==> run F <==
// milestone1
module milestone1 (
	input logic CLOCK_50_I,                    
	input logic resetn,
	input  logic            M1_en,
	output  logic            M1_end,
	output logic   [17:0]   SRAM_address,
	input  logic   [15:0]   SRAM_read_data,
	output logic   [15:0]   SRAM_write_data,
	output logic            SRAM_we_n
);
export LEC_CHECK = 0
export ABC_AREA = 1
export CAP_MARGIN = 20
export CORE_ASPECT_RATIO = 1.3
export CORE_MARGIN = 5
export CORE_UTILIZATION = 56
export GPL_TIMING_DRIVEN = 0
export SETUP_SLACK_MARGIN = 0.19
export SLEW_MARGIN = 20
create_clock -name core_clock -period 8.74 [get_ports {CLOCK_50_I}]
run.sh (not shown) runs the stock make flow with config.mk's settings and CLKGATE_MAP_FILE=.
==> run C: changes against run F <==
ABC_AREA = not set   (was 1)
CORE_ASPECT_RATIO = not set   (was 1.3)
CORE_MARGIN = 2   (was 5)
CORE_UTILIZATION = 72   (was 56)
GPL_TIMING_DRIVEN = not set   (was 0)
PLACE_DENSITY = 0.4   (was not set)
SETUP_SLACK_MARGIN = not set   (was 0.19)
==> flow/constraint.sdc (replaced) <==
create_clock -name core_clock -period 8.05 [get_ports {CLOCK_50_I}]
set_input_delay 1.6100 -clock core_clock [delete_from_list [all_inputs] [get_ports {CLOCK_50_I}]]
set_output_delay 1.6100 -clock core_clock [all_outputs]
set_load 0.01 [all_outputs]
==> qor summary <==
                                                                                            run C                     run F
Die Area                                                                              89500 sq um              126000 sq um
Die boundary width                                                                         299 um                    313 um
Xor-xnor portion of the synthesized cell area                                              0.0614                    0.0330
Average cell area after synthesis                                                      8.56 sq um                7.15 sq um
Standard cell area after detailed placement                                           75600 sq um               69700 sq um
Die boundary height                                                                        299 um                    404 um
Cell count in the Yosys report                                                               7323                      9347
Hpwl dp                                                                                    174 mm                    208 mm
Complex Gates by Area                                                                       0.204                     0.151
Placeable core region                                                                 86500 sq um              119000 sq um
Cell area after synthesis                                                             62700 sq um               66900 sq um
Initial Utilization                                                                         0.725                     0.564
Count leader, synth                                                                         inv_1                   nand2_1
Quantity of gates resized following cts                                                       895                       948
Number of buffers added by the clock tree synthesis step                                       72                        73
Top cell type's share of synthesized area                                                   0.237                     0.223
Synthesized instance count                                                                   7323                      9347
Post-Place Cells                                                                             9624                     10900
Post-synthesis cell type count                                                                116                        80
Outcome                                                                 aborted with a tool error  finished with violations
Failing step                                                                       global routing                         -
Reasons for failing layout checks                                                               -      negative setup slack
Dpl ws                                                                                   -2.08 ns                  -3.29 ns
Proportion of synthesized area in mux cells                                                0.0232                  0.000299
Post-synthesis share of cell area spent on and, or, nand and nor gates                      0.143                     0.237
Total cell area reported by yosys after synthesis                                     62700 sq um               66900 sq um
Routability cong.                                                                            1.06                      1.07


==> inputs of run a <==
Starting RTL as in the previous note.
clock: 9.07 ns
lec_check: 0
cap_margin: 30
core_margin: 2
core_utilization: 70
cts_cluster_diameter: 56
cts_cluster_size: 41
hold_slack_margin: 0.29
setup_slack_margin: 2.47
slew_margin: 20
==> run b: changes against run a <==
CAP_MARGIN = 20   (was 30)
CORE_UTILIZATION = 64   (was 70)
CTS_CLUSTER_DIAMETER = unset   (was 56)
CTS_CLUSTER_SIZE = unset   (was 41)
HOLD_SLACK_MARGIN = unset   (was 0.29)
SETUP_SLACK_MARGIN = unset   (was 2.47)
==> flow/constraint.sdc (replaced) <==
create_clock -name core_clock -period 10.9 [get_ports {CLOCK_50_I}]
set_input_delay 2.1800 -clock core_clock [delete_from_list [all_inputs] [get_ports {CLOCK_50_I}]]
set_output_delay 2.1800 -clock core_clock [all_outputs]
set_load 0.01 [all_outputs]
==> run c: changes against run a <==
CAP_MARGIN = 20   (was 30)
CORE_UTILIZATION = 40   (was 70)
CTS_CLUSTER_DIAMETER = unset   (was 56)
CTS_CLUSTER_SIZE = unset   (was 41)
HOLD_SLACK_MARGIN = unset   (was 0.29)
SETUP_SLACK_MARGIN = unset   (was 2.47)
==> flow/constraint.sdc (replaced) <==
create_clock -name core_clock -period 10.9 [get_ports {CLOCK_50_I}]
set_input_delay 2.1800 -clock core_clock [delete_from_list [all_inputs] [get_ports {CLOCK_50_I}]]
set_output_delay 2.1800 -clock core_clock [all_outputs]
set_load 0.01 [all_outputs]
==> run d: changes against run a <==
ABC_AREA = 1   (was unset)
CAP_MARGIN = 20   (was 30)
CORE_UTILIZATION = 40   (was 70)
CTS_CLUSTER_DIAMETER = 185   (was 56)
CTS_CLUSTER_SIZE = unset   (was 41)
HOLD_SLACK_MARGIN = unset   (was 0.29)
SETUP_SLACK_MARGIN = unset   (was 2.47)
==> flow/constraint.sdc (replaced) <==
create_clock -name core_clock -period 13.0 [get_ports {CLOCK_50_I}]
set_input_delay 2.6000 -clock core_clock [delete_from_list [all_inputs] [get_ports {CLOCK_50_I}]]
set_output_delay 2.6000 -clock core_clock [all_outputs]
set_load 0.01 [all_outputs]
==> qor summary <==
| metric | run d | run a | run b | run c |
|---|---|---|---|---|
| Outcome | finished clean | did not finish | finished clean | finished clean |
| Stage where the flow stopped | - | 5_1_grt | - | - |
| Multi-input combinational gate total | 6,666 | - | 5,491 | 5,491 |
| Post-DR wirelength/cell | 19.6 um | - | 22.8 um | 20.9 um |
| Category of the most critical setup path | reg2reg | - | reg2reg | reg2reg |
| Min-Delay Path Depth | 1 | - | 2 | 1 |
| Total of fill cells in the finished design | 17,100 | - | 7,653 | 15,200 |
| Fraction of area in multi-input gates | 0.602 | - | 0.627 | 0.617 |
| Number of cells on the critical path | 43 | - | 46 | 42 |
| Total area of multi-input combinational cells | 0.0436 sq mm | - | 0.0432 sq mm | 0.0433 sq mm |
| Floorplan Core Area | 0.167 sq mm | 0.0886 sq mm | 0.0969 sq mm | 0.156 sq mm |
| Clock-pin transition on the worst setup and hold timing paths | 60 ps | - | 60 ps | 60 ps |
| Final Hold Vio Count | 0 | - | 0 | 0 |
| Clk cell area share | 0.0375 | - | 0.0406 | 0.0355 |
| Cell type taking the most area | combinational gates | - | combinational gates | combinational gates |
| Pre-placement core utilization | 0.401 | 0.707 | 0.648 | 0.402 |
| Post-Route WL | 227 mm | - | 199 mm | 199 mm |
| Worst hold path endpoint | Vert_count[9]$_DFFE_PN0P_ | - | Y[8]$_DFFE_PN0P_ | Y_counter[2]$_DFFE_PN0N_ |
| Number of violations of the max-capacitance limit | 0 | - | 0 | 0 |
| Buf/Inv on CP | 8 | - | 8 | 8 |
| Maximum fanout encountered on the critical timing path | 19 | - | 9 | 16 |
